## design/flow/constraint.sdc

```tcl
create_clock -name core_clock -period 10.0 [get_ports {clk}]
set_input_delay 2.0000 -clock core_clock [delete_from_list [all_inputs] [get_ports {clk}]]
set_output_delay 2.0000 -clock core_clock [all_outputs]
set_load 0.01 [all_outputs]
```

## design/flow/design.v

```verilog
  module cfs_synch#(
    parameter DATA_WIDTH = 32
  ) (
    input                       clk,
    input     [DATA_WIDTH-1:0]  i,
    output reg[DATA_WIDTH-1:0]  o
  );
    always@(posedge clk) begin
      o <= i;
    end
  endmodule
  module cfs_edge_detect #(parameter bit EDGE = 1, parameter bit RESET_VAL = !EDGE)(
    input clk,
    input reset_n,
    input data,
    output reg detected
  );
    reg dly1_data;
    always@(posedge clk or negedge reset_n) begin
      if(reset_n == 0) begin
        dly1_data <= RESET_VAL;
      end
      else begin
        dly1_data <= data;
      end
    end
    assign detected = ((data == EDGE) & (dly1_data == !EDGE));
  endmodule
  module cfs_synch_fifo #(
     parameter DATA_WIDTH = 32,
     parameter FIFO_DEPTH = 8,
     parameter CDC        = 1,
    localparam CNT_WIDTH = $clog2(FIFO_DEPTH)
  ) (
    input                       reset_n,
    input                       push_clk,
    input                       push_valid,
    input[DATA_WIDTH-1:0]       push_data,
    output wire                 push_ready,
    output wire                 push_full,
    output wire                 push_empty,
    output reg[CNT_WIDTH:0]     push_fifo_lvl,
    input                       pop_clk,
    output wire                 pop_valid,
    output wire[DATA_WIDTH-1:0] pop_data,
    input                       pop_ready,
    output wire                 pop_full,
    output wire                 pop_empty,
    output reg[CNT_WIDTH:0]     pop_fifo_lvl
  );
    reg[DATA_WIDTH-1:0] fifo[0:FIFO_DEPTH-1];
    wire[CNT_WIDTH-1:0] rd_ptr_push;
    reg[CNT_WIDTH-1:0]  rd_ptr_pop;
    reg[CNT_WIDTH-1:0] next_wr_ptr_push;
    reg[CNT_WIDTH-1:0] next_rd_ptr_pop;
    reg[CNT_WIDTH-1:0] wr_ptr_push;
    wire[CNT_WIDTH-1:0] wr_ptr_pop;
    reg[CNT_WIDTH:0] push_fifo_lvl_dly;
    reg[CNT_WIDTH:0] pop_fifo_lvl_dly;
    always_comb begin
      if(wr_ptr_push == FIFO_DEPTH - 1) begin
        next_wr_ptr_push = 0;
      end
      else begin
        next_wr_ptr_push = wr_ptr_push + 1;
      end
    end
    always@(posedge push_clk or negedge reset_n) begin
      if(reset_n == 0) begin
        push_fifo_lvl_dly  <= 0;
      end
      else begin
        push_fifo_lvl_dly <= push_fifo_lvl;
      end
    end
    always@(posedge pop_clk or negedge reset_n) begin
      if(reset_n == 0) begin
        pop_fifo_lvl_dly  <= 0;
      end
      else begin
        pop_fifo_lvl_dly <= pop_fifo_lvl;
      end
    end
    assign push_empty = (push_fifo_lvl == 0);
    assign push_full  = (push_fifo_lvl == FIFO_DEPTH);
    always@(posedge push_clk or negedge reset_n) begin
      if(reset_n == 0) begin
        wr_ptr_push <= 0;
      end
      else begin
        if(push_valid & push_ready) begin
          fifo[wr_ptr_push] <= push_data;
          wr_ptr_push       <= next_wr_ptr_push;
        end
      end
    end
    assign push_ready = push_valid & !push_full;
    always_comb begin
      if(rd_ptr_pop == FIFO_DEPTH - 1) begin
        next_rd_ptr_pop = 0;
      end
      else begin
        next_rd_ptr_pop = rd_ptr_pop + 1;
      end
    end
    assign pop_empty = (pop_fifo_lvl == 0);
    assign pop_full  = (pop_fifo_lvl == FIFO_DEPTH);
    always@(posedge pop_clk or negedge reset_n) begin
      if(reset_n == 0) begin
        rd_ptr_pop <= 0;
      end
      else begin
        if(pop_valid & pop_ready) begin
          rd_ptr_pop <= next_rd_ptr_pop;
        end
      end
    end
    always_comb begin
      if(wr_ptr_push == rd_ptr_push) begin
        if(push_fifo_lvl_dly >= FIFO_DEPTH - 1) begin
          push_fifo_lvl = FIFO_DEPTH;
        end
        else begin
          push_fifo_lvl = 0;
        end
      end
      else if(wr_ptr_push > rd_ptr_push) begin
        push_fifo_lvl = wr_ptr_push - rd_ptr_push;
      end
      else begin
        push_fifo_lvl = FIFO_DEPTH - (rd_ptr_push - wr_ptr_push);
      end
    end
    always_comb begin
      if(wr_ptr_pop == rd_ptr_pop) begin
        if(pop_fifo_lvl_dly >= FIFO_DEPTH - 1) begin
          pop_fifo_lvl = FIFO_DEPTH;
        end
        else begin
          pop_fifo_lvl = 0;
        end
      end
      else if(wr_ptr_pop > rd_ptr_pop) begin
        pop_fifo_lvl = wr_ptr_pop - rd_ptr_pop;
      end
      else begin
        pop_fifo_lvl = FIFO_DEPTH - (rd_ptr_pop - wr_ptr_pop);
      end
    end
    assign pop_valid = !pop_empty;
    assign pop_data  = fifo[rd_ptr_pop];
    if(CDC == 1) begin
      cfs_synch#(CNT_WIDTH) synch_wr_ptr_push2pop(
        .clk(pop_clk),
        .i(wr_ptr_push),
        .o(wr_ptr_pop)
      );
      cfs_synch#(CNT_WIDTH) synch_rd_ptr_pop2push(
        .clk(push_clk),
        .i(rd_ptr_pop),
        .o(rd_ptr_push)
      );
    end
    else begin
       assign wr_ptr_pop  = wr_ptr_push;
       assign rd_ptr_push = rd_ptr_pop;
    end
  endmodule
  module cfs_rx_ctrl #(
    parameter ALGN_DATA_WIDTH       = 32,
    parameter STATUS_CNT_DROP_WIDTH = 8,
    localparam int unsigned ALGN_OFFSET_WIDTH = ALGN_DATA_WIDTH <= 8 ? 1 : $clog2(ALGN_DATA_WIDTH/8),
    localparam int unsigned ALGN_SIZE_WIDTH   = $clog2(ALGN_DATA_WIDTH/8)+1,
    localparam int unsigned FIFO_DATA_WIDTH   = ALGN_DATA_WIDTH + ALGN_OFFSET_WIDTH + ALGN_SIZE_WIDTH
  )(
    input                                  preset_n,
    input                                  pclk,
    input                                  clr_cnt_dop,
    output wire[STATUS_CNT_DROP_WIDTH-1:0] status_cnt_drop,
    input                                  md_rx_clk,
    input                                  md_rx_valid,
    input[ALGN_DATA_WIDTH-1:0]             md_rx_data,
    input[ALGN_OFFSET_WIDTH-1:0]           md_rx_offset,
    input[ALGN_SIZE_WIDTH-1:0]             md_rx_size,
    output wire                            md_rx_ready,
    output reg                             md_rx_err,
    output wire                            push_valid,
    output wire[FIFO_DATA_WIDTH-1:0]       push_data,
    input                                  push_ready,
    input                                  rx_fifo_full
    );
    localparam int unsigned DATA_MSB = ALGN_DATA_WIDTH-1;
    localparam int unsigned DATA_LSB = 0;
    localparam int unsigned OFFSET_MSB = ALGN_DATA_WIDTH+ALGN_OFFSET_WIDTH-1;
    localparam int unsigned OFFSET_LSB = ALGN_DATA_WIDTH;
    localparam int unsigned SIZE_MSB = ALGN_DATA_WIDTH+ALGN_OFFSET_WIDTH+ALGN_SIZE_WIDTH-1;
    localparam int unsigned SIZE_LSB = ALGN_DATA_WIDTH+ALGN_OFFSET_WIDTH;
    reg[STATUS_CNT_DROP_WIDTH-1:0] md_rx_clk_status_cnt_drop;
    cfs_synch#(STATUS_CNT_DROP_WIDTH) synch_status_cnt_drop(
      .clk(pclk),
      .i  (clr_cnt_dop ? {STATUS_CNT_DROP_WIDTH{1'b0}} : md_rx_clk_status_cnt_drop),
      .o  (status_cnt_drop)
    );
    always@(posedge md_rx_clk or negedge preset_n) begin
      if(!preset_n) begin
        md_rx_clk_status_cnt_drop <= 0;
      end
      else if(clr_cnt_dop) begin
        md_rx_clk_status_cnt_drop <= 0;
      end
      else begin
        if(md_rx_valid & md_rx_ready & md_rx_err) begin
          if(md_rx_clk_status_cnt_drop < (('h1 << STATUS_CNT_DROP_WIDTH) - 1)) begin
            md_rx_clk_status_cnt_drop <= md_rx_clk_status_cnt_drop + 1;
          end
        end
      end
    end
    wire[ALGN_SIZE_WIDTH:0]   md_rx_numer;
    wire[ALGN_SIZE_WIDTH-1:0] md_rx_rem;
    assign md_rx_numer = (ALGN_DATA_WIDTH / 8) + md_rx_offset;
    assign md_rx_rem   = md_rx_numer % md_rx_size;
    always_comb begin
      if(md_rx_valid == 1) begin
        if(md_rx_size == 0) begin
          md_rx_err = 1;
        end
        else if(md_rx_rem != 0) begin
          md_rx_err = 1;
        end
        else begin
          md_rx_err = 0;
        end
      end
      else begin
        md_rx_err = 0;
      end
    end
    assign md_rx_ready = (push_valid & push_ready) | md_rx_err;
    assign push_valid = md_rx_valid & !md_rx_err;
    assign push_data[SIZE_MSB  :SIZE_LSB]   = md_rx_size;
    assign push_data[OFFSET_MSB:OFFSET_LSB] = md_rx_offset;
    assign push_data[DATA_MSB  :DATA_LSB]   = md_rx_data;
  endmodule
  module cfs_tx_ctrl #(
    parameter ALGN_DATA_WIDTH = 32,
    localparam int unsigned ALGN_OFFSET_WIDTH = ALGN_DATA_WIDTH <= 8 ? 1 : $clog2(ALGN_DATA_WIDTH/8),
    localparam int unsigned ALGN_SIZE_WIDTH   = $clog2(ALGN_DATA_WIDTH/8)+1,
    localparam int unsigned FIFO_DATA_WIDTH   = ALGN_DATA_WIDTH + ALGN_OFFSET_WIDTH + ALGN_SIZE_WIDTH
  )(
    input                              pop_valid,
    input[FIFO_DATA_WIDTH-1:0]         pop_data,
    output wire                        pop_ready,
    output wire                        md_tx_valid,
    output wire[ALGN_DATA_WIDTH-1:0]   md_tx_data,
    output wire[ALGN_OFFSET_WIDTH-1:0] md_tx_offset,
    output wire[ALGN_SIZE_WIDTH-1:0]   md_tx_size,
    input                              md_tx_ready
    );
    localparam int unsigned DATA_MSB = ALGN_DATA_WIDTH-1;
    localparam int unsigned DATA_LSB = 0;
    localparam int unsigned OFFSET_MSB = ALGN_DATA_WIDTH+ALGN_OFFSET_WIDTH-1;
    localparam int unsigned OFFSET_LSB = ALGN_DATA_WIDTH;
    localparam int unsigned SIZE_MSB = ALGN_DATA_WIDTH+ALGN_OFFSET_WIDTH+ALGN_SIZE_WIDTH-1;
    localparam int unsigned SIZE_LSB = ALGN_DATA_WIDTH+ALGN_OFFSET_WIDTH;
    assign pop_ready    = pop_valid & md_tx_ready;
    assign md_tx_valid  = pop_valid;
    assign md_tx_data   = pop_data[DATA_MSB:DATA_LSB];
    assign md_tx_offset = pop_data[OFFSET_MSB:OFFSET_LSB];
    assign md_tx_size   = pop_data[SIZE_MSB:SIZE_LSB];
  endmodule
  module cfs_ctrl #(
    parameter ALGN_DATA_WIDTH = 32,
    localparam int unsigned ALGN_OFFSET_WIDTH = ALGN_DATA_WIDTH <= 8 ? 1 : $clog2(ALGN_DATA_WIDTH/8),
    localparam int unsigned ALGN_SIZE_WIDTH   = $clog2(ALGN_DATA_WIDTH/8)+1,
    localparam int unsigned FIFO_WIDTH        = ALGN_DATA_WIDTH + ALGN_OFFSET_WIDTH + ALGN_SIZE_WIDTH
  )(
    input                        reset_n,
    input                        clk,
    input                        pop_valid,
    input[FIFO_WIDTH-1:0]        pop_data,
    output reg                   pop_ready,
    output reg                   push_valid,
    output reg[FIFO_WIDTH-1:0]   push_data,
    input                        push_ready,
    input[ALGN_OFFSET_WIDTH-1:0] ctrl_offset,
    input[ALGN_SIZE_WIDTH-1:0]   ctrl_size
    );
    localparam int unsigned DATA_MSB = ALGN_DATA_WIDTH-1;
    localparam int unsigned DATA_LSB = 0;
    localparam int unsigned OFFSET_MSB = ALGN_DATA_WIDTH+ALGN_OFFSET_WIDTH-1;
    localparam int unsigned OFFSET_LSB = ALGN_DATA_WIDTH;
    localparam int unsigned SIZE_MSB = ALGN_DATA_WIDTH+ALGN_OFFSET_WIDTH+ALGN_SIZE_WIDTH-1;
    localparam int unsigned SIZE_LSB = ALGN_DATA_WIDTH+ALGN_OFFSET_WIDTH;
    reg[ALGN_OFFSET_WIDTH-1:0] unaligned_offset;
    reg[ALGN_SIZE_WIDTH-1:0] unaligned_size;
    reg[ALGN_DATA_WIDTH-1:0] unaligned_data;
    reg[ALGN_SIZE_WIDTH-1:0] unaligned_bytes_processed;
    reg[ALGN_SIZE_WIDTH-1:0] aligned_bytes_processed;
    always@(posedge clk or negedge reset_n) begin
      if(reset_n == 0) begin
        pop_ready                 <= 1;
        push_valid                <= 0;
        push_data                 <= 0;
        unaligned_offset          <= 0;
        unaligned_size            <= 0;
        unaligned_data            <= 0;
        unaligned_bytes_processed <= 0;
        aligned_bytes_processed   <= 0;
      end
      else begin
        if((push_valid == 1) & (push_ready == 0)) begin
          if(unaligned_bytes_processed >= unaligned_size) begin
            if((pop_valid == 1) && (pop_ready == 1)) begin
              pop_ready                 <= 0;
              unaligned_offset          <= pop_data[OFFSET_MSB:OFFSET_LSB];
              unaligned_size            <= pop_data[SIZE_MSB:SIZE_LSB];
              unaligned_data            <= pop_data[DATA_MSB:DATA_LSB];
              unaligned_bytes_processed <= 0;
            end
            else if((pop_valid == 1) && (pop_ready == 0)) begin
              pop_ready <= 1;
            end
            else begin
              pop_ready <= 1;
            end
          end
          else begin
            pop_ready <= 0;
          end
        end
        else if((push_valid == 1) & (push_ready == 1)) begin
          if(unaligned_bytes_processed >= unaligned_size) begin
            if((pop_valid == 1) && (pop_ready == 1)) begin
              if(pop_data[SIZE_MSB:SIZE_LSB] >= ctrl_size) begin
                push_valid                       <= 1;
                push_data[DATA_MSB:DATA_LSB]     <= ((('h1 << (ctrl_size * 8)) - 1) & (pop_data[DATA_MSB:DATA_LSB] >> (pop_data[OFFSET_MSB:OFFSET_LSB] * 8))) << (8 * ctrl_offset);
                push_data[SIZE_MSB:SIZE_LSB]     <= ctrl_size;
                push_data[OFFSET_MSB:OFFSET_LSB] <= ctrl_offset;
                unaligned_offset                 <= pop_data[OFFSET_MSB:OFFSET_LSB];
                unaligned_size                   <= pop_data[SIZE_MSB:SIZE_LSB];
                unaligned_data                   <= pop_data[DATA_MSB:DATA_LSB];
                unaligned_bytes_processed        <= ctrl_size;
                aligned_bytes_processed          <= 0;
                if(pop_data[SIZE_MSB:SIZE_LSB] > ctrl_size) begin
                  pop_ready <= 0;
                end
                else begin
                  pop_ready <= 1;
                end
              end
              else begin
                push_valid              <= 0;
                push_data               <= ((('h1 << (pop_data[SIZE_MSB:SIZE_LSB] * 8)) - 1) & (pop_data[DATA_MSB:DATA_LSB] >> (pop_data[OFFSET_MSB:OFFSET_LSB] * 8))) << (8 * ctrl_offset);
                aligned_bytes_processed <= pop_data[SIZE_MSB:SIZE_LSB];
              end
            end
            else if((pop_valid == 1) && (pop_ready == 0)) begin
              pop_ready               <= 1;
              push_valid              <= 0;
              push_data               <= 0;
              aligned_bytes_processed <= 0;
            end
            else begin
              pop_ready               <= 1;
              push_valid              <= 0;
              push_data               <= 0;
              aligned_bytes_processed <= 0;
            end
          end
          else begin
            if((unaligned_size - unaligned_bytes_processed) >= ctrl_size) begin
              push_valid                       <= 1;
              push_data[DATA_MSB:DATA_LSB]     <= ((('h1 << (ctrl_size * 8)) - 1) & (unaligned_data >> ((unaligned_offset + unaligned_bytes_processed) * 8))) << (8 * ctrl_offset);
              push_data[SIZE_MSB:SIZE_LSB]     <= ctrl_size;
              push_data[OFFSET_MSB:OFFSET_LSB] <= ctrl_offset;
              unaligned_bytes_processed        <= unaligned_bytes_processed + ctrl_size;
              aligned_bytes_processed          <= 0;
              if(unaligned_bytes_processed + ctrl_size >= unaligned_size) begin
                pop_ready <= 1;
              end
            end
            else begin
              push_valid                <= 0;
              push_data                 <= ((('h1 << ((unaligned_size - unaligned_bytes_processed) * 8)) - 1) & (unaligned_data >> ((unaligned_offset + unaligned_bytes_processed) * 8))) << (8 * ctrl_offset);
              unaligned_bytes_processed <= unaligned_size;
              aligned_bytes_processed   <= unaligned_size - unaligned_bytes_processed;
              pop_ready <= 1;
            end
          end
        end
        else begin
          if(unaligned_bytes_processed >= unaligned_size) begin
            if((pop_valid == 1) && (pop_ready == 1)) begin
              if(pop_data[SIZE_MSB:SIZE_LSB] >= (ctrl_size - aligned_bytes_processed)) begin
                push_valid                       <= 1;
                push_data[DATA_MSB:DATA_LSB]     <= push_data[DATA_MSB:DATA_LSB] | (((('h1 << ((ctrl_size - aligned_bytes_processed) * 8)) - 1) & (pop_data[DATA_MSB:DATA_LSB] >> (pop_data[OFFSET_MSB:OFFSET_LSB] * 8))) << (8 * (ctrl_offset + aligned_bytes_processed)));
                push_data[SIZE_MSB:SIZE_LSB]     <= ctrl_size;
                push_data[OFFSET_MSB:OFFSET_LSB] <= ctrl_offset;
                unaligned_offset                 <= pop_data[OFFSET_MSB:OFFSET_LSB];
                unaligned_size                   <= pop_data[SIZE_MSB:SIZE_LSB];
                unaligned_data                   <= pop_data[DATA_MSB:DATA_LSB];
                unaligned_bytes_processed        <= ctrl_size - aligned_bytes_processed;
                if(pop_data[SIZE_MSB:SIZE_LSB] == (ctrl_size - aligned_bytes_processed)) begin
                  pop_ready <= 1;
                end
                else begin
                  pop_ready <= 0;
                end
              end
              else begin
                push_valid                <= 0;
                push_data                 <= push_data | (((('h1 << (pop_data[SIZE_MSB:SIZE_LSB] * 8)) - 1) & (pop_data[DATA_MSB:DATA_LSB] >> (pop_data[OFFSET_MSB:OFFSET_LSB] * 8))) << (8 * (ctrl_offset + aligned_bytes_processed)));
                aligned_bytes_processed   <= aligned_bytes_processed + pop_data[SIZE_MSB:SIZE_LSB];
                unaligned_offset          <= pop_data[OFFSET_MSB:OFFSET_LSB];
                unaligned_size            <= pop_data[SIZE_MSB:SIZE_LSB];
                unaligned_data            <= pop_data[DATA_MSB:DATA_LSB];
                unaligned_bytes_processed <= pop_data[SIZE_MSB:SIZE_LSB];
                pop_ready                 <= 1;
              end
            end
            else if((pop_valid == 1) && (pop_ready == 0)) begin
              pop_ready <= 1;
            end
            else begin
              pop_ready <= 1;
            end
          end
          else begin
            if(unaligned_size - unaligned_bytes_processed >= (ctrl_size - aligned_bytes_processed)) begin
              push_valid                       <= 1;
              push_data[DATA_MSB:DATA_LSB]     <= push_data[DATA_MSB:DATA_LSB] | (((('h1 << ((ctrl_size - aligned_bytes_processed) * 8)) - 1) & (unaligned_data >> ((unaligned_offset + unaligned_bytes_processed) * 8))) << (8 * (ctrl_offset + aligned_bytes_processed)));
              push_data[SIZE_MSB:SIZE_LSB]     <= ctrl_size;
              push_data[OFFSET_MSB:OFFSET_LSB] <= ctrl_offset;
              unaligned_bytes_processed        <= unaligned_bytes_processed + ctrl_size - aligned_bytes_processed;
              if(unaligned_bytes_processed + ctrl_size - aligned_bytes_processed >= unaligned_size) begin
                pop_ready <= 1;
              end
              else begin
                pop_ready <= 0;
              end
            end
            else begin
              push_valid                <= 0;
              push_data                 <= push_data | (((('h1 << ((unaligned_size - unaligned_bytes_processed) * 8)) - 1) & (unaligned_data >> ((unaligned_offset + unaligned_bytes_processed) * 8))) << (8 * (ctrl_offset + aligned_bytes_processed)));
              aligned_bytes_processed   <= aligned_bytes_processed + (unaligned_size - unaligned_bytes_processed) ;
              unaligned_bytes_processed <= unaligned_size;
              pop_ready <= 1;
            end
          end
        end
      end
    end
  endmodule
  module cfs_regs#(
    parameter APB_ADDR_WIDTH        = 16,
    parameter ALGN_DATA_WIDTH       = 32,
    parameter STATUS_CNT_DROP_WIDTH = 8,
    parameter STATUS_RX_LVL_WIDTH   = 4,
    parameter STATUS_TX_LVL_WIDTH   = 4,
    localparam int unsigned APB_DATA_WIDTH  = 32,
    localparam int unsigned ALGN_OFFSET_WIDTH = ALGN_DATA_WIDTH <= 8 ? 1 : $clog2(ALGN_DATA_WIDTH/8),
    localparam int unsigned ALGN_SIZE_WIDTH   = $clog2(ALGN_DATA_WIDTH/8)+1) (
    input wire                            pclk,
    input wire                            presetn,
    input wire[APB_ADDR_WIDTH-1:0]        paddr,
    input wire                            pwrite,
    input wire                            psel,
    input wire                            penable,
    input wire[APB_DATA_WIDTH-1:0]        pwdata,
    output reg                            pready,
    output reg[APB_DATA_WIDTH-1:0]        prdata,
    output reg                            pslverr,
    output reg[ALGN_OFFSET_WIDTH-1:0]     ctrl_offset,
    output reg[ALGN_SIZE_WIDTH-1:0]       ctrl_size,
    output reg                            ctrl_clr,
    input wire[STATUS_CNT_DROP_WIDTH-1:0] status_cnt_drop,
    input wire[STATUS_RX_LVL_WIDTH-1:0]   status_rx_lvl,
    input wire[STATUS_TX_LVL_WIDTH-1:0]   status_tx_lvl,
    input wire                            rx_fifo_empty,
    input wire                            rx_fifo_full,
    input wire                            tx_fifo_empty,
    input wire                            tx_fifo_full,
    input wire                            max_drop,
    output wire                           irq
  );
    localparam ADDR_CTRL    = 'h0000;
    localparam ADDR_STATUS  = 'h000c;
    localparam ADDR_IRQEN   = 'h00f0;
    localparam ADDR_IRQ     = 'h00f4;
    localparam LSB_CTRL_SIZE   = 0;
    localparam LSB_CTRL_OFFSET = 8;
    localparam LSB_CTRL_CLR    = 16;
    localparam LSB_STATUS_CNT_DROP = 0;
    localparam LSB_STATUS_RX_LVL   = 8;
    localparam LSB_STATUS_TX_LVL   = 16;
    localparam LSB_IRQEN_RX_FIFO_EMPTY = 0;
    localparam LSB_IRQEN_RX_FIFO_FULL  = 1;
    localparam LSB_IRQEN_TX_FIFO_EMPTY = 2;
    localparam LSB_IRQEN_TX_FIFO_FULL  = 3;
    localparam LSB_IRQEN_MAX_DROP      = 4;
    localparam LSB_IRQ_RX_FIFO_EMPTY = LSB_IRQEN_RX_FIFO_EMPTY;
    localparam LSB_IRQ_RX_FIFO_FULL  = LSB_IRQEN_RX_FIFO_FULL;
    localparam LSB_IRQ_TX_FIFO_EMPTY = LSB_IRQEN_TX_FIFO_EMPTY;
    localparam LSB_IRQ_TX_FIFO_FULL  = LSB_IRQEN_TX_FIFO_FULL;
    localparam LSB_IRQ_MAX_DROP      = LSB_IRQEN_MAX_DROP;
    wire[APB_ADDR_WIDTH-1:0] addr_aligned;
    assign addr_aligned = {paddr[APB_ADDR_WIDTH-1:2], 2'b00};
    reg wr_ctrl_is_illegal;
    wire[ALGN_SIZE_WIDTH-1:0] ctrl_size_wr_val;
    assign ctrl_size_wr_val = pwdata[LSB_CTRL_SIZE + ALGN_SIZE_WIDTH - 1 : LSB_CTRL_SIZE];
    wire[ALGN_OFFSET_WIDTH-1:0] ctrl_offset_wr_val;
    assign ctrl_offset_wr_val = pwdata[LSB_CTRL_OFFSET + ALGN_OFFSET_WIDTH - 1 : LSB_CTRL_OFFSET];
    reg[APB_DATA_WIDTH-1:0] ctrl_rd_val;
    wire[ALGN_SIZE_WIDTH:0]   ctrl_wr_numer;
    wire[ALGN_SIZE_WIDTH-1:0] ctrl_wr_rem;
    assign ctrl_wr_numer = (ALGN_DATA_WIDTH / 8) + ctrl_offset_wr_val;
    assign ctrl_wr_rem   = ctrl_wr_numer % ctrl_size_wr_val;
    reg irqen_rx_fifo_empty;
    reg irqen_rx_fifo_full;
    reg irqen_tx_fifo_empty;
    reg irqen_tx_fifo_full;
    reg irqen_max_drop;
    reg irq_rx_fifo_empty;
    reg irq_rx_fifo_full;
    reg irq_tx_fifo_empty;
    reg irq_tx_fifo_full;
    reg irq_max_drop;
    always_comb begin
      ctrl_rd_val = 0;
      ctrl_rd_val[LSB_CTRL_SIZE   + ALGN_SIZE_WIDTH   - 1 : LSB_CTRL_SIZE]   = ctrl_size;
      ctrl_rd_val[LSB_CTRL_OFFSET + ALGN_OFFSET_WIDTH - 1 : LSB_CTRL_OFFSET] = ctrl_offset;
    end
    reg[APB_DATA_WIDTH-1:0] status_rd_val;
    always_comb begin
      status_rd_val = 0;
      status_rd_val[LSB_STATUS_CNT_DROP+ STATUS_CNT_DROP_WIDTH-1:LSB_STATUS_CNT_DROP] = status_cnt_drop;
      status_rd_val[LSB_STATUS_RX_LVL  + STATUS_RX_LVL_WIDTH-1  :LSB_STATUS_RX_LVL]   = status_rx_lvl;
      status_rd_val[LSB_STATUS_TX_LVL  + STATUS_TX_LVL_WIDTH-1  :LSB_STATUS_TX_LVL]   = status_tx_lvl;
    end
    reg[APB_DATA_WIDTH-1:0] irqen_rd_val;
    always_comb begin
      irqen_rd_val = 0;
      irqen_rd_val[LSB_IRQEN_RX_FIFO_EMPTY] = irqen_rx_fifo_empty;
      irqen_rd_val[LSB_IRQEN_RX_FIFO_FULL]  = irqen_rx_fifo_full;
      irqen_rd_val[LSB_IRQEN_TX_FIFO_EMPTY] = irqen_tx_fifo_empty;
      irqen_rd_val[LSB_IRQEN_TX_FIFO_FULL]  = irqen_tx_fifo_full;
      irqen_rd_val[LSB_IRQEN_MAX_DROP]      = irqen_max_drop;
    end
    reg[APB_DATA_WIDTH-1:0] irq_rd_val;
    always_comb begin
      irq_rd_val = 0;
      irq_rd_val[LSB_IRQEN_RX_FIFO_EMPTY] = irq_rx_fifo_empty;
      irq_rd_val[LSB_IRQEN_RX_FIFO_FULL]  = irq_rx_fifo_full;
      irq_rd_val[LSB_IRQEN_TX_FIFO_EMPTY] = irq_tx_fifo_empty;
      irq_rd_val[LSB_IRQEN_TX_FIFO_FULL]  = irq_tx_fifo_full;
      irq_rd_val[LSB_IRQEN_MAX_DROP]      = irq_max_drop;
    end
    wire edge_rx_fifo_empty;
    wire edge_rx_fifo_full;
    wire edge_tx_fifo_empty;
    wire edge_tx_fifo_full;
    wire edge_max_drop;
    cfs_edge_detect #(.EDGE(1), .RESET_VAL(1)) edge_detect_rx_fifo_empty(.clk(pclk), .reset_n(presetn), .data(rx_fifo_empty), .detected(edge_rx_fifo_empty));
    cfs_edge_detect #(.EDGE(1), .RESET_VAL(0)) edge_detect_rx_fifo_full( .clk(pclk), .reset_n(presetn), .data(rx_fifo_full),  .detected(edge_rx_fifo_full));
    cfs_edge_detect #(.EDGE(1), .RESET_VAL(1)) edge_detect_tx_fifo_empty(.clk(pclk), .reset_n(presetn), .data(tx_fifo_empty), .detected(edge_tx_fifo_empty));
    cfs_edge_detect #(.EDGE(1), .RESET_VAL(0)) edge_detect_tx_fifo_full( .clk(pclk), .reset_n(presetn), .data(tx_fifo_full),  .detected(edge_tx_fifo_full));
    cfs_edge_detect #(.EDGE(1), .RESET_VAL(0)) edge_detect_max_drop(     .clk(pclk), .reset_n(presetn), .data(max_drop),      .detected(edge_max_drop));
    assign irq = 
      (edge_rx_fifo_empty & irqen_rx_fifo_empty) | 
      (edge_rx_fifo_full  & irqen_rx_fifo_full)  | 
      (edge_tx_fifo_empty & irqen_tx_fifo_empty) | 
      (edge_tx_fifo_full  & irqen_tx_fifo_full) | 
      (edge_max_drop      & irqen_max_drop);
    always@(posedge pclk or negedge presetn) begin
      if(presetn == 0) begin
        ctrl_offset <= 0;
        ctrl_size   <= 1;
        irqen_rx_fifo_empty <= 0;
        irqen_rx_fifo_full  <= 0;
        irqen_tx_fifo_empty <= 0;
        irqen_tx_fifo_full  <= 0;
        irqen_max_drop      <= 0;
        irq_rx_fifo_empty <= 0;
        irq_rx_fifo_full  <= 0;
        irq_tx_fifo_empty <= 0;
        irq_tx_fifo_full  <= 0;
        irq_max_drop      <= 0;
        wr_ctrl_is_illegal <= 0;
        ctrl_clr           <= 0;
        pready             <= 0;
        pslverr            <= 0;
        prdata             <= 0;
      end
      else begin
        ctrl_clr <= 0;
        if(psel == 1 && penable == 1) begin
          if(pready == 0) begin
            case(addr_aligned) 
              ADDR_CTRL : begin
                if(pwrite) begin
                  if(wr_ctrl_is_illegal == 0) begin
                    if(ctrl_size_wr_val == 0) begin
                      wr_ctrl_is_illegal <= 1;
                      pready             <= 0;
                      pslverr            <= 0;
                    end
                    else if(ctrl_wr_rem != 0) begin
                      wr_ctrl_is_illegal <= 1;
                      pready             <= 0;
                      pslverr            <= 0;
                    end
                    else if(ctrl_offset_wr_val + ctrl_size_wr_val > (ALGN_DATA_WIDTH / 8)) begin
                      wr_ctrl_is_illegal <= 1;
                      pready             <= 0;
                      pslverr            <= 0;
                    end
                    else begin
                      wr_ctrl_is_illegal <= 0;
                      pready             <= 1;
                      pslverr            <= 0;
                      ctrl_size          <= ctrl_size_wr_val;
                      ctrl_offset        <= ctrl_offset_wr_val;
                      ctrl_clr           <= pwdata[LSB_CTRL_CLR];
                    end
                  end
                  else begin
                    wr_ctrl_is_illegal <= 0;
                    pready             <= 1;
                    pslverr            <= 1;
                  end
                end
                else begin
                  prdata <= ctrl_rd_val;
                  pready <= 1;
                end
              end
              ADDR_STATUS : begin
                if(pwrite) begin
                  pready  <= 1;
                  pslverr <= 1;
                  prdata  <= 0;
                end
                else begin
                  pready  <= 1;
                  pslverr <= 0;
                  prdata  <= status_rd_val;
                end
              end
              ADDR_IRQEN : begin
                if(pwrite) begin
                  pready  <= 1;
                  pslverr <= 0;
                  irqen_rx_fifo_empty <= pwdata[LSB_IRQEN_RX_FIFO_EMPTY];
                  irqen_rx_fifo_full  <= pwdata[LSB_IRQEN_RX_FIFO_FULL];
                  irqen_tx_fifo_empty <= pwdata[LSB_IRQEN_TX_FIFO_EMPTY];
                  irqen_tx_fifo_full  <= pwdata[LSB_IRQEN_TX_FIFO_FULL];
                  irqen_max_drop      <= pwdata[LSB_IRQEN_MAX_DROP];
                end
                else begin
                  pready  <= 1;
                  pslverr <= 0;
                  prdata  <= irqen_rd_val;
                end
              end
              ADDR_IRQ : begin
                if(pwrite) begin
                  pready  <= 1;
                  pslverr <= 0;
                  irq_rx_fifo_empty <= irq_rx_fifo_empty & !pwdata[LSB_IRQEN_RX_FIFO_EMPTY];
                  irq_rx_fifo_full  <= irq_rx_fifo_full  & !pwdata[LSB_IRQEN_RX_FIFO_FULL];
                  irq_tx_fifo_empty <= irq_tx_fifo_empty & !pwdata[LSB_IRQEN_TX_FIFO_EMPTY];
                  irq_tx_fifo_full  <= irq_tx_fifo_full  & !pwdata[LSB_IRQEN_TX_FIFO_FULL];
                  irq_max_drop      <= irq_max_drop      & !pwdata[LSB_IRQEN_MAX_DROP];
                end
                else begin
                  pready  <= 1;
                  pslverr <= 0;
                  prdata  <= irq_rd_val;
                end
              end
              default : begin
                pready  <= 1;
                pslverr <= 1;
                prdata  <= 0;
              end
            endcase
          end
          else begin
            pready  <= 0;
            pslverr <= 0;
            prdata  <= 0;
          end
        end
        else begin
          pready  <= 0;
          pslverr <= 0;
          prdata  <= 0;
        end
        if(edge_rx_fifo_empty) begin
          irq_rx_fifo_empty <= 1;
        end
        if(edge_rx_fifo_full) begin
          irq_rx_fifo_full <= 1;
        end
        if(edge_tx_fifo_empty) begin
          irq_tx_fifo_empty <= 1;
        end
        if(edge_tx_fifo_full) begin
          irq_tx_fifo_full <= 1;
        end
        if(edge_max_drop) begin
          irq_max_drop <= 1;
        end
      end
    end
  endmodule
  module cfs_aligner_core#(
    parameter APB_ADDR_WIDTH  = 16,
    parameter ALGN_DATA_WIDTH = 32,
    parameter FIFO_DEPTH      = 8,
     parameter CDC_RX_TO_REG  = 1,
     parameter CDC_REG_TO_TX  = 1,
    localparam int unsigned STATUS_CNT_DROP_WIDTH = 8,
    localparam int unsigned APB_DATA_WIDTH  = 32,
    localparam int unsigned ALGN_OFFSET_WIDTH = ALGN_DATA_WIDTH <= 8 ? 1 : $clog2(ALGN_DATA_WIDTH/8),
    localparam int unsigned ALGN_SIZE_WIDTH   = $clog2(ALGN_DATA_WIDTH/8)+1
  ) (
    input wire pclk,
    input wire preset_n,
    input wire[APB_ADDR_WIDTH-1:0]    paddr,
    input wire                        pwrite,
    input wire                        psel,
    input wire                        penable,
    input wire[APB_DATA_WIDTH-1:0]    pwdata,
    output wire                       pready,
    output reg[APB_DATA_WIDTH-1:0]    prdata,
    output reg                        pslverr,
    input                             md_rx_clk,
    input                             md_rx_valid,
    input[ALGN_DATA_WIDTH-1:0]        md_rx_data,
    input[ALGN_OFFSET_WIDTH-1:0]      md_rx_offset,
    input[ALGN_SIZE_WIDTH-1:0]        md_rx_size,
    output reg                        md_rx_ready,
    output reg                        md_rx_err,
    input                             md_tx_clk,
    output reg                        md_tx_valid,
    output reg[ALGN_DATA_WIDTH-1:0]   md_tx_data,
    output reg[ALGN_OFFSET_WIDTH-1:0] md_tx_offset,
    output reg[ALGN_SIZE_WIDTH-1:0]   md_tx_size,
    input                             md_tx_ready,
    input                             md_tx_err,
    output wire                       irq
  );
    localparam int unsigned FIFO_WIDTH        = ALGN_DATA_WIDTH + ALGN_OFFSET_WIDTH + ALGN_SIZE_WIDTH;
    localparam int unsigned FIFO_LVL_WIDTH    = $clog2(FIFO_DEPTH) + 1;
    wire[STATUS_CNT_DROP_WIDTH-1:0] rx_ctrl_2_regs_status_cnt_drop;
    wire                            regs_2_rx_ctrl_ctrl_clr;
    wire                            rx_ctrl_2_rx_fifo_push_valid;
    wire[FIFO_WIDTH-1:0]            rx_ctrl_2_rx_fifo_push_data;
    wire                            rx_fifo_2_rx_ctrl_push_ready;
    wire                            rx_fifo_2_rx_ctrl_push_full;
    wire                            rx_fifo_2_regs_fifo_full;
    wire                            rx_fifo_2_regs_fifo_empty;
    wire[FIFO_LVL_WIDTH-1:0]        rx_fifo_2_regs_fifo_lvl;
    wire[FIFO_LVL_WIDTH-1:0]        tx_fifo_2_regs_fifo_lvl;
    wire                            tx_fifo_2_regs_fifo_empty;
    wire                            tx_fifo_2_regs_fifo_full;
    wire                            tx_fifo_2_tx_ctrl_pop_valid;
    wire[FIFO_WIDTH-1:0]            tx_fifo_2_tx_ctrl_pop_data;
    wire                            tx_fifo_2_tx_ctrl_pop_ready;
    wire                            rx_fifo_2_ctrl_pop_valid;
    wire[FIFO_WIDTH-1:0]            rx_fifo_2_ctrl_pop_data;
    wire                            rx_fifo_2_ctrl_pop_ready;
    wire                            ctrl_2_tx_fifo_push_valid;
    wire[FIFO_WIDTH-1:0]            ctrl_2_tx_fifo_push_data;
    wire                            ctrl_2_tx_fifo_push_ready;
    wire[ALGN_OFFSET_WIDTH-1:0]     regs_2_ctrl_ctrl_offset;
    wire[ALGN_SIZE_WIDTH-1:0]       regs_2_ctrl_ctrl_size;
    cfs_rx_ctrl #(
      .ALGN_DATA_WIDTH      (ALGN_DATA_WIDTH),
      .STATUS_CNT_DROP_WIDTH(STATUS_CNT_DROP_WIDTH)
    ) rx_ctrl (
      .preset_n       (preset_n),
      .pclk           (pclk),
      .status_cnt_drop(rx_ctrl_2_regs_status_cnt_drop),
      .clr_cnt_dop    (regs_2_rx_ctrl_ctrl_clr),
      .md_rx_clk      (md_rx_clk),
      .md_rx_valid    (md_rx_valid),
      .md_rx_data     (md_rx_data),
      .md_rx_offset   (md_rx_offset),
      .md_rx_size     (md_rx_size),
      .md_rx_ready    (md_rx_ready),
      .md_rx_err      (md_rx_err),
      .push_valid     (rx_ctrl_2_rx_fifo_push_valid),
      .push_data      (rx_ctrl_2_rx_fifo_push_data),
      .push_ready     (rx_fifo_2_rx_ctrl_push_ready),
      .rx_fifo_full   (rx_fifo_2_rx_ctrl_push_full)
    );
    cfs_synch_fifo #(
      .DATA_WIDTH(FIFO_WIDTH),
      .FIFO_DEPTH(FIFO_DEPTH),
      .CDC(       CDC_RX_TO_REG)) rx_fifo (
      .reset_n      (preset_n),
      .push_clk     (md_rx_clk),
      .push_valid   (rx_ctrl_2_rx_fifo_push_valid),
      .push_data    (rx_ctrl_2_rx_fifo_push_data),
      .push_ready   (rx_fifo_2_rx_ctrl_push_ready),
      .push_full    (rx_fifo_2_rx_ctrl_push_full),
      .push_empty   (),
      .push_fifo_lvl(),
      .pop_clk      (pclk),
      .pop_valid    (rx_fifo_2_ctrl_pop_valid),
      .pop_data     (rx_fifo_2_ctrl_pop_data),
      .pop_ready    (rx_fifo_2_ctrl_pop_ready),
      .pop_full     (rx_fifo_2_regs_fifo_full),
      .pop_empty    (rx_fifo_2_regs_fifo_empty),
      .pop_fifo_lvl (rx_fifo_2_regs_fifo_lvl)
    );
    cfs_synch_fifo #(
      .DATA_WIDTH(FIFO_WIDTH),
      .FIFO_DEPTH(FIFO_DEPTH),
      .CDC(       CDC_REG_TO_TX)) tx_fifo (
      .reset_n   (preset_n),
      .push_clk  (pclk),
      .push_valid(ctrl_2_tx_fifo_push_valid),
      .push_data (ctrl_2_tx_fifo_push_data),
      .push_ready(ctrl_2_tx_fifo_push_ready),
      .push_full (tx_fifo_2_regs_fifo_full),
      .push_empty(tx_fifo_2_regs_fifo_empty),
      .push_fifo_lvl(tx_fifo_2_regs_fifo_lvl),
      .pop_clk   (md_tx_clk),
      .pop_valid (tx_fifo_2_tx_ctrl_pop_valid),
      .pop_data  (tx_fifo_2_tx_ctrl_pop_data),
      .pop_ready (tx_fifo_2_tx_ctrl_pop_ready),
      .pop_full  (),
      .pop_empty (),
      .pop_fifo_lvl ()
    );
    cfs_tx_ctrl #(
      .ALGN_DATA_WIDTH(ALGN_DATA_WIDTH)
    ) tx_ctrl (
      .pop_valid   (tx_fifo_2_tx_ctrl_pop_valid),
      .pop_data    (tx_fifo_2_tx_ctrl_pop_data),
      .pop_ready   (tx_fifo_2_tx_ctrl_pop_ready),
      .md_tx_valid (md_tx_valid),
      .md_tx_data  (md_tx_data),
      .md_tx_offset(md_tx_offset),
      .md_tx_size  (md_tx_size),
      .md_tx_ready (md_tx_ready)
    );
    cfs_ctrl #(
      .ALGN_DATA_WIDTH(ALGN_DATA_WIDTH)
    ) ctrl(
      .reset_n    (preset_n),
      .clk        (pclk),
      .pop_valid  (rx_fifo_2_ctrl_pop_valid),
      .pop_data   (rx_fifo_2_ctrl_pop_data),
      .pop_ready  (rx_fifo_2_ctrl_pop_ready),
      .push_valid (ctrl_2_tx_fifo_push_valid),
      .push_data  (ctrl_2_tx_fifo_push_data),
      .push_ready (ctrl_2_tx_fifo_push_ready),
      .ctrl_offset(regs_2_ctrl_ctrl_offset),
      .ctrl_size  (regs_2_ctrl_ctrl_size)
      );
    cfs_regs#(
      .APB_ADDR_WIDTH       (APB_ADDR_WIDTH),
      .STATUS_CNT_DROP_WIDTH(STATUS_CNT_DROP_WIDTH),
      .ALGN_DATA_WIDTH      (ALGN_DATA_WIDTH)) regs (
      .pclk           (pclk),
      .presetn        (preset_n),
      .paddr          (paddr),
      .pwrite         (pwrite),
      .psel           (psel),
      .penable        (penable),
      .pwdata         (pwdata),
      .pready         (pready),
      .prdata         (prdata),
      .pslverr        (pslverr),
      .ctrl_offset    (regs_2_ctrl_ctrl_offset),
      .ctrl_size      (regs_2_ctrl_ctrl_size),
      .ctrl_clr       (regs_2_rx_ctrl_ctrl_clr),
      .status_cnt_drop(rx_ctrl_2_regs_status_cnt_drop),
      .status_rx_lvl  (rx_fifo_2_regs_fifo_lvl),
      .status_tx_lvl  (tx_fifo_2_regs_fifo_lvl),
      .rx_fifo_empty  (rx_fifo_2_regs_fifo_empty),
      .rx_fifo_full   (rx_fifo_2_regs_fifo_full),
      .tx_fifo_empty  (tx_fifo_2_regs_fifo_empty),
      .tx_fifo_full   (tx_fifo_2_regs_fifo_full),
      .max_drop       (rx_ctrl_2_regs_status_cnt_drop == (('h1 << STATUS_CNT_DROP_WIDTH) - 1)),
      .irq            (irq)
    );
  endmodule
  module cfs_aligner#(
    parameter ALGN_DATA_WIDTH = 32,
    parameter FIFO_DEPTH      = 8,
    localparam int unsigned APB_ADDR_WIDTH    = 16,
    localparam int unsigned APB_DATA_WIDTH    = 32,
    localparam int unsigned ALGN_OFFSET_WIDTH = ALGN_DATA_WIDTH <= 8 ? 1 : $clog2(ALGN_DATA_WIDTH/8),
    localparam int unsigned ALGN_SIZE_WIDTH   = $clog2(ALGN_DATA_WIDTH/8)+1
  ) (
    input wire clk,
    input wire reset_n,
    input wire[APB_ADDR_WIDTH-1:0]    paddr,
    input wire                        pwrite,
    input wire                        psel,
    input wire                        penable,
    input wire[APB_DATA_WIDTH-1:0]    pwdata,
    output wire                       pready,
    output reg[APB_DATA_WIDTH-1:0]    prdata,
    output reg                        pslverr,
    input                             md_rx_valid,
    input[ALGN_DATA_WIDTH-1:0]        md_rx_data,
    input[ALGN_OFFSET_WIDTH-1:0]      md_rx_offset,
    input[ALGN_SIZE_WIDTH-1:0]        md_rx_size,
    output reg                        md_rx_ready,
    output reg                        md_rx_err,
    output reg                        md_tx_valid,
    output reg[ALGN_DATA_WIDTH-1:0]   md_tx_data,
    output reg[ALGN_OFFSET_WIDTH-1:0] md_tx_offset,
    output reg[ALGN_SIZE_WIDTH-1:0]   md_tx_size,
    input                             md_tx_ready,
    input                             md_tx_err,
    output reg                        irq
  );
    localparam int unsigned STATUS_CNT_DROP_WIDTH = 8;
    cfs_aligner_core#(
      .APB_ADDR_WIDTH( APB_ADDR_WIDTH),
      .ALGN_DATA_WIDTH(ALGN_DATA_WIDTH),
      .FIFO_DEPTH(     FIFO_DEPTH),
      .CDC_RX_TO_REG(  0),
      .CDC_REG_TO_TX(  0)) core (
      .pclk        (clk),
      .preset_n    (reset_n),
      .paddr       (paddr),
      .pwrite      (pwrite),
      .psel        (psel),
      .penable     (penable),
      .pwdata      (pwdata),
      .pready      (pready),
      .prdata      (prdata),
      .pslverr     (pslverr),
      .md_rx_clk   (clk),
      .md_rx_valid (md_rx_valid),
      .md_rx_data  (md_rx_data),
      .md_rx_offset(md_rx_offset),
      .md_rx_size  (md_rx_size),
      .md_rx_ready (md_rx_ready),
      .md_rx_err   (md_rx_err),
      .md_tx_clk   (clk),
      .md_tx_valid (md_tx_valid),
      .md_tx_data  (md_tx_data),
      .md_tx_offset(md_tx_offset),
      .md_tx_size  (md_tx_size),
      .md_tx_ready (md_tx_ready),
      .md_tx_err   (md_tx_err),
      .irq         (irq)
    );
  endmodule
```

## design/flow/run.sh

```bash
#!/bin/bash
# the make line also repeats each setting of config.mk as NAME=value (left out here)
make -C /OpenROAD-flow-scripts/flow DESIGN_CONFIG=/design/flow/config.mk WORK_HOME=/design/flow/orfs CLKGATE_MAP_FILE= finish
```

## design/flow/config.mk

```make
export PLATFORM = sky130hd
export DESIGN_NAME = cfs_aligner
export DESIGN_NICKNAME = cfs_aligner
export VERILOG_FILES = /design/flow/design.v
export SDC_FILE = /design/flow/constraint.sdc
export NUM_CORES = 4
export LEC_CHECK = 0
export CAP_MARGIN = 20
export CELL_PAD_IN_SITES_DETAIL_PLACEMENT = 1
export CORE_ASPECT_RATIO = 0.63
export CORE_MARGIN = 6
export CORE_UTILIZATION = 40
export GPL_ROUTABILITY_DRIVEN = 0
export SETUP_SLACK_MARGIN = 2.5
export SLEW_MARGIN = 20
export TNS_END_PERCENT = 40
```

==> results of run 1 <==
cell type report:
| class | count | area [µm²] | area share (%) |
|---|---|---|---|
| Clock buffer | 94 | 2020 | 4.97 |
| Clock inverter | 43 | 566 | 1.39 |
| Inverter | 78 | 293 | 0.720 |
| Multi-Input combinational cell | 1814 | 12900 | 31.7 |
| Sequential cell | 752 | 21700 | 53.5 |
| Tap cell | 1188 | 1490 | 3.66 |
| Timing Repair Buffer | 181 | 1650 | 4.06 |
layer usage:
layer	share of wire (%)	wire length (µm)	track usage, %
met1	44	48800	32.1
met3	9.8	10900	6.06
met5	0.067	75	0.455
met4	2.1	2330	5.13
met2	44	49300	34.0
metrics by stage:
step                utilization [%]  setup slack [ns]
floorplan                         -              3.07
global placement               43.4              1.52
detailed placement             43.4              1.24
CTS                            46.4              2.41
global route                   46.4              2.49
finish                         46.4              2.66
repair_timing:
action | in CTS | in global routing
setup endpoints to repair | 2 | 33
gates resized | 30 | 12
pin swaps | 3 | 5
cloned | 0 | 1
setup buffers | 0 | 1
==> Changelog: implementation, run 1 <==
### Metrics

* Status: complete, no violations
* Vias per Instance at 6.23
* R2R Setup Slk at 2.76 ns
* Most common cell on crit path: ha_1
* Fin Hold WS at 0.473 ns
* I/O pin count at 168
* H-tree Lvls at 3
* Synth unique cells at 104
* Pre-Place Util at 40.5%
* XOR Share, Synth at 0.543%
* Sequential area share after synthesis at 61.3%
* Final tally of hold violations at 0
* Sink Count at 752
* Adder share at 3.61%
* Hold EP: core.regs.pready
* Clock latency on the worst-skew pair at 0.64 ns
* Die area at 96200 µm²
* Post-route cell area at 40700 µm²
* Total gr overflow at 0
* Layout area overhead at 14.6%
* Slew Limit Fails at 0
* Largest net degree at the start of global routing at 71
* CP Class: input pin to output port
* Max_cap viols at 0
* Fillers at 9056
* Synth cell count leaders: 592 x edfxtp_1, 262 x nand2_1, 161 x nor2_1
* RSZ-0062 raised after global routing: yes
* CP Max Fanout at 11
* Iter 0 DRT Violations at 3210
* Measured slew at the worst slew-check pin at 1.14 ns
* Most common cell in the synthesized netlist: edfxtp_1
* Crit path DAT at 5.34 ns
* Die Y at 248 µm
* Number of enable flip-flop cells at 592
* Crit share post-route at 73.4%
* Layout Cells excl Fill at 4150
* Final WL at 111000 µm
* CP Depth at 16
* Post-synth top area share at 50.1%
* Minimum clock period at 7.34 ns
* Remaining DRCs at 0
* Die width at 387 µm
* Dpl cells at 4011
* Maximum clock rate at 0.136 GHz
* Mux share at 6.00%
* Port bufs at 124
* Ys cells at 2805
* Root buf cell: clkbuf_16
* DR pass1 iterations at 10
* Via count at 25800
* Final ANT Viol Nets at 0
* Critical path buffers and inverters at 3
* Setup tns final at 0 ns
* Critical path capture point type: output port
* Total GRT Usage at 22.3%
* Hold Crit Class: flop to flop
* Worst setup SP type: input pin
* CP startpoint: md_rx_size[1]
* Critical path, cell by cell: buf_2 > nor2_4 > nand2_1 > ha_1 > o21a_1 > o21ai_2 > nor2b_4 > mux2_2 > ha_1 > a21boi_2 > a311o_1 > nand4_1 > o41ai_4 > a21oi_2 > buf_4 > dlymetal6s2s_1
* Hold Path Stages at 1
* Diodes inserted at 0
* Worst path required time at 8.00 ns
* Reg-to-reg startpoint: core.rx_fifo.rd_ptr_pop[2]
* Antenna violations before repair at 3
* Synthesized area at 35500 µm²
* CP max stage delay at 0.39 ns
* Core area at 87600 µm²
* Yosys aoi share at 16.0%
* Num CTS Buffers at 74
* HP Start: core.regs.pready
* Yosys Warn Count at 10
* Critical Path End: md_rx_err
* Ys async rst share at 20.2%
* Flop and latch count out of synthesis at 752
* Slew headroom at 24.2%
* Log Warnings at 76
* CTS tree: done
* Highest-delay cell along the critical path: mux2_2
* Hold_buf cts at 0
* WL/cell at 26.9 µm
* Dominant kind of combinational cell: AND-OR/OR-AND gates
* Post-Synthesis Cells at 2805
* Placed Instance Area at 38000 µm²
* Top cells, area: edfxtp_1 50%, dfrtp_1 10%, mux2_2 4.4%
* R2r worst-path depth at 21
* Yosys chip area at 35500 µm²
* Worst Skew at 0.0196 ns
* Clock transition at the registers of the reported paths at 0.07 ns
* Simple-Gate Area Share at 9.42%
* Leading area contributor after synthesis: edfxtp_1
* CTS Buffer Depth at 3
* Most common reg cell: edfxtp_1
* Mean Syn Cell Area at 12.7 µm²
* Worst path top cell family by delay: AND-OR/OR-AND gates
* Row count at 86
* Setup Viol. Count Final at 0
* Post-DP HPWL at 72900 µm
* Layout Nets at 3088
* First-pass GRT wire length at 170000 µm
* Reg-to-reg endpoint: core.ctrl.push_data[36]
* Vias in the first global route at 27400
==> inputs of run 2 (changes only) <==
Settings changed: CAP_MARGIN 20 to 5, CELL_PAD_IN_SITES_DETAIL_PLACEMENT 1 to default, CORE_ASPECT_RATIO 0.63 to default, CORE_MARGIN 6 to 8, CORE_UTILIZATION 40 to 47, GPL_TIMING_DRIVEN from default to 0, PLACE_DENSITY_LB_ADDON from default to 0.15, SETUP_SLACK_MARGIN 2.5 to default, TNS_END_PERCENT 40 to 20.
Clock period 10.0 ns to 15.3 ns, I/O delays scaled along.
==> run 2 against run 1 <==
  * Final cell count decreased by 1.3%
  * Area after synthesis unchanged
  * Hold slack got worse by 0.012 ns
  * Critical path depth decreased by 2
  * Core utilization increased by 9.0 points
  * First-iteration DRC count increased by 7.8%
  * Critical endpoint is now md_rx_ready
==> Changelog: implementation, run 2 <==
### Metrics

* Worst Skew at 0.0223 ns
* Remaining DRCs at 0
* Via count at 26100
* Die width at 291 µm
* Dominant kind of combinational cell: AND-OR/OR-AND gates
* Maximum clock rate at 0.0935 GHz
* XOR Share, Synth at 0.543%
* CTS Buffer Depth at 3
* Layout area overhead at 16.4%
* Final ANT Viol Nets at 0
* Critical path buffers and inverters at 3
* Port bufs at 124
* Critical path capture point type: output port
* CP Class: input pin to output port
* Hold_buf cts at 0
* Largest net degree at the start of global routing at 94
* Worst setup SP type: input pin
* Adder share at 3.61%
* Total GRT Usage at 24.6%
* Most common cell in the synthesized netlist: edfxtp_1
* Leading area contributor after synthesis: edfxtp_1
* Measured slew at the worst slew-check pin at 1.12 ns
* Highest-delay cell along the critical path: clkdlybuf4s50_1
* Top cells, area: edfxtp_1 50%, dfrtp_1 10%, mux2_2 4.4%
* Setup tns final at 0 ns
* Final WL at 108000 µm
* Slew Limit Fails at 0
* Row count at 100
* Yosys aoi share at 16.0%
* HP Start: core.regs.pready
* Mean Syn Cell Area at 12.7 µm²
* CP startpoint: md_rx_offset[1]
* Hold Crit Class: flop to flop
* I/O pin count at 168
* RSZ-0062 raised after global routing: no
* Ys cells at 2805
* Clock transition at the registers of the reported paths at 0.05 ns
* Crit share post-route at 69.9%
* Synth unique cells at 104
* Pre-Place Util at 47.6%
* Critical path, cell by cell: clkdlybuf4s50_1 > inv_1 > ha_1 > o21a_1 > o21ai_0 > nor2b_1 > mux2_2 > ha_1 > a21boi_0 > a311o_1 > o41ai_1 > a21oi_1 > nand2b_1 > clkdlybuf4s50_1
* Worst path required time at 12.24 ns
* R2R Setup Slk at 7.10 ns
* CP max stage delay at 0.72 ns
* Antenna violations before repair at 0
* H-tree Lvls at 3
* Synthesized area at 35500 µm²
* CP Depth at 14
* Total gr overflow at 0
* Max_cap viols at 0
* CP Max Fanout at 10
* Worst path top cell family by delay: AND-OR/OR-AND gates
* Reg-to-reg endpoint: core.ctrl.push_data[28]
* Post-Synthesis Cells at 2805
* Post-DP HPWL at 75900 µm
* Sink Count at 752
* Fillers at 6154
* Sequential area share after synthesis at 61.3%
* Ys async rst share at 20.2%
* Placed Instance Area at 38500 µm²
* Slew headroom at 23.1%
* Post-route cell area at 41300 µm²
* WL/cell at 26.4 µm
* Die Y at 291 µm
* Num CTS Buffers at 81
* Synth cell count leaders: 592 x edfxtp_1, 262 x nand2_1, 161 x nor2_1
* Number of enable flip-flop cells at 592
* Log Warnings at 74
* Die area at 84600 µm²
* Hold EP: core.regs.pready
* Mux share at 6.00%
* Status: complete, no violations
* DR pass1 iterations at 10
* Core area at 74600 µm²
* First-pass GRT wire length at 162000 µm
* Post-synth top area share at 50.1%
* Vias in the first global route at 25900
* Simple-Gate Area Share at 9.42%
* Layout Nets at 3253
* FF+latch area at 21700 µm²
* Vias per Instance at 6.36
* Flop and latch count out of synthesis at 752
* Most common reg cell: edfxtp_1
* Reg-to-reg startpoint: core.rx_fifo.rd_ptr_pop[2]
* Clock latency on the worst-skew pair at 0.64 ns
* Iter 0 DRT Violations at 3460
* Setup Viol. Count Final at 0
* Root buf cell: clkbuf_16
* Setup Buffers After CTS at 0
* Critical Path End: md_rx_ready
* Yosys chip area at 35500 µm²
* CTS tree: done
* R2r worst-path depth at 22
* Final tally of hold violations at 0
* Yosys Warn Count at 10
* Logic area at 12800 µm²
* CTS-repair resized insts at 0
* Hold Path Stages at 1
* Minimum clock period at 10.69 ns
* Diodes inserted at 0
* Crit path DAT at 7.63 ns
==> run 2: routing by layer <==
layer	global-route usage, %	routed length [µm]
met5	0	41
met4	9.20	4130
met3	4.05	8160
met2	41.7	52700
met1	31.7	43300
==> run 2: metrics by stage <==
stage / hold slack (ns) / setup slack (ns) / utilization, % / std cells
floorplan: 0.441 / 6.25 / - / 2822
global placement: 0.441 / -0.415 / 51.0 / 3915
detailed placement: 0.455 / 4.59 / 51.6 / 3952
CTS: 0.462 / 4.58 / 55.4 / 4098
global route: 0.482 / 4.37 / 55.4 / 4098
finish: 0.461 / 4.61 / 55.4 / 4098
==> run 2: area by class of cell <==
class	count	area share, %
Sequential cell	752	52.6
Multi-Input combinational cell	1813	30.9
Clock buffer	99	5.27
Timing Repair Buffer	161	4.02
Tap cell	969	2.93
Buffer	179	1.97
Clock inverter	47	1.60
Inverter	78	0.709
==> inputs of run 3 (changes only) <==
Settings changed: CAP_MARGIN 5 to 20, CORE_MARGIN 8 to 2, CORE_UTILIZATION 47 to 66, GPL_ROUTABILITY_DRIVEN 0 to default, GPL_TIMING_DRIVEN 0 to default, PLACE_DENSITY_LB_ADDON 0.15 to default, TNS_END_PERCENT 20 to default.
Clock period 15.3 ns to 8.33 ns, I/O delays scaled along.
==> run 3 against run 2 <==
  * Synthesized cell count unchanged
  * Core utilization up 20 points
  * Global-route usage up 11 points
  * Final cell count down 11%
  * Critical path type unchanged
==> Changelog: implementation, run 3 <==
### Metrics

* Status: complete, no violations
* Mux share at 6.00%
* Worst setup SP type: input pin
* H-tree Lvls at 3
* Port bufs at 124
* Post-route cell area at 39800 µm²
* Pre-Place Util at 67.1%
* Ys async rst share at 20.2%
* Clock transition at the registers of the reported paths at 0.05 ns
* Die width at 236 µm
* Root buf cell: clkbuf_16
* Synth cell count leaders: 592 x edfxtp_1, 262 x nand2_1, 161 x nor2_1
* Hold Crit Class: flop to flop
* Iter 0 DRT Violations at 3400
* Remaining DRCs at 0
* Critical path capture point type: output port
* Worst Skew at 0.0378 ns
* Sink Count at 752
* Minimum clock period at 8.08 ns
* Final tally of hold violations at 0
* Placed Instance Area at 37400 µm²
* Ys cells at 2805
* Fin Hold WS at 0.469 ns
* Worst path top cell family by delay: AND-OR/OR-AND gates
* Antenna violations before repair at 0
* Row count at 84
* Yosys Warn Count at 10
* Maximum clock rate at 0.124 GHz
* Total gr overflow at 0
* Reg-to-reg endpoint: core.ctrl.push_data[25]
* Vias in the first global route at 25200
* Mean Syn Cell Area at 12.7 µm²
* Final WL at 97500 µm
* Slew headroom at 22.4%
* CP Max Fanout at 10
* CTS-repair resized insts at 0
* Num CTS Buffers at 74
* Hold_buf cts at 0
* Yosys aoi share at 16.0%
* Layout Nets at 3093
* Most common reg cell: edfxtp_1
* Hold EP: core.regs.pready
* Flop and latch count out of synthesis at 752
* Vias per Instance at 6.98
* Top cells, area: edfxtp_1 50%, dfrtp_1 10%, mux2_2 4.4%
* Critical Path End: md_rx_ready
* Setup Viol. Count Final at 0
* Total GRT Usage at 35.1%
* Critical path, cell by cell: clkdlybuf4s50_1 > inv_1 > ha_1 > o21a_1 > o21ai_0 > nor2b_1 > mux2i_1 > ha_1 > nand2_1 > a21boi_0 > a311o_1 > o41ai_1 > a21oi_1 > nand2b_1 > clkdlybuf4s50_1
* R2R Setup Slk at 1.13 ns
* CTS Buffer Depth at 3
* I/O pin count at 168
* Adder share at 3.61%
* Setup Buffers After CTS at 0
* CP max stage delay at 0.76 ns
* Core Util, Final at 75.2%
* Critical path buffers and inverters at 3
* CP Depth at 15
* Simple-Gate Area Share at 9.42%
* Reg-to-reg startpoint: core.rx_fifo.rd_ptr_pop[2]
* CP startpoint: md_rx_offset[1]
* Fillers at 3304
* Crit path DAT at 6.41 ns
* Clock latency on the worst-skew pair at 0.62 ns
* Number of enable flip-flop cells at 592
* Final ANT Viol Nets at 0
* WL/cell at 26.7 µm
* Max_cap viols at 0
* CP Class: input pin to output port
* Layout Cells excl Fill at 3653
* Layout area overhead at 12.0%
* Setup tns final at 0 ns
* Largest net degree at the start of global routing at 88
* Final GP Congestion at 1.00
* Post-DP HPWL at 64200 µm
* Hold Path Stages at 1
* DR pass1 iterations at 8
* Slew Limit Fails at 0
* Yosys chip area at 35500 µm²
* Synth unique cells at 104
* XOR Share, Synth at 0.543%
* Crit share post-route at 97.0%
* Core area at 52900 µm²
* Post-synth top area share at 50.1%
* Highest-delay cell along the critical path: clkdlybuf4s50_1
* First-pass GRT wire length at 150000 µm
* Dominant kind of combinational cell: AND-OR/OR-AND gates
* Via count at 25500
* Leading area contributor after synthesis: edfxtp_1
* Log Warnings at 76
* HP Start: core.regs.pready
* Most common cell in the synthesized netlist: edfxtp_1
* Dpl cells at 3518
* CTS tree: done
* Diodes inserted at 0
* Measured slew at the worst slew-check pin at 1.16 ns
* RSZ-0062 raised after global routing: no
* Die Y at 236 µm
* Die area at 55600 µm²
* Worst path required time at 6.66 ns
* R2r worst-path depth at 20
* Synthesized area at 35500 µm²
* Sequential area share after synthesis at 61.3%
* Post-Synthesis Cells at 2805
## run 3: per-layer routing
layer  up-vias  share of wire (%)  track usage, %
li1      11100                  -               -
met1     12500                 38            46.7
met2      1599                 49            59.1
met3       278                8.9            5.14
met4         0                3.6            13.5
met5         -                  0               0
## run 3: final cells by class
| cell class | count | area, µm² | share of cell area [%] |
|---|---|---|---|
| sequential | 752 | 21700 | 54.7 |
| multi-input combinational | 1813 | 12800 | 32.2 |
| clock buffer | 100 | 2030 | 5.11 |
| timing repair buffer | 187 | 1720 | 4.31 |
| tap | 688 | 861 | 2.17 |
| clock inverter | 35 | 317 | 0.796 |
| inverter | 78 | 293 | 0.736 |
## run 3: through the flow
step                setup WS [ns]
finish                      0.253
global route               0.0876
CTS                         0.358
detailed placement          0.388
global placement            0.682
floorplan                    2.07
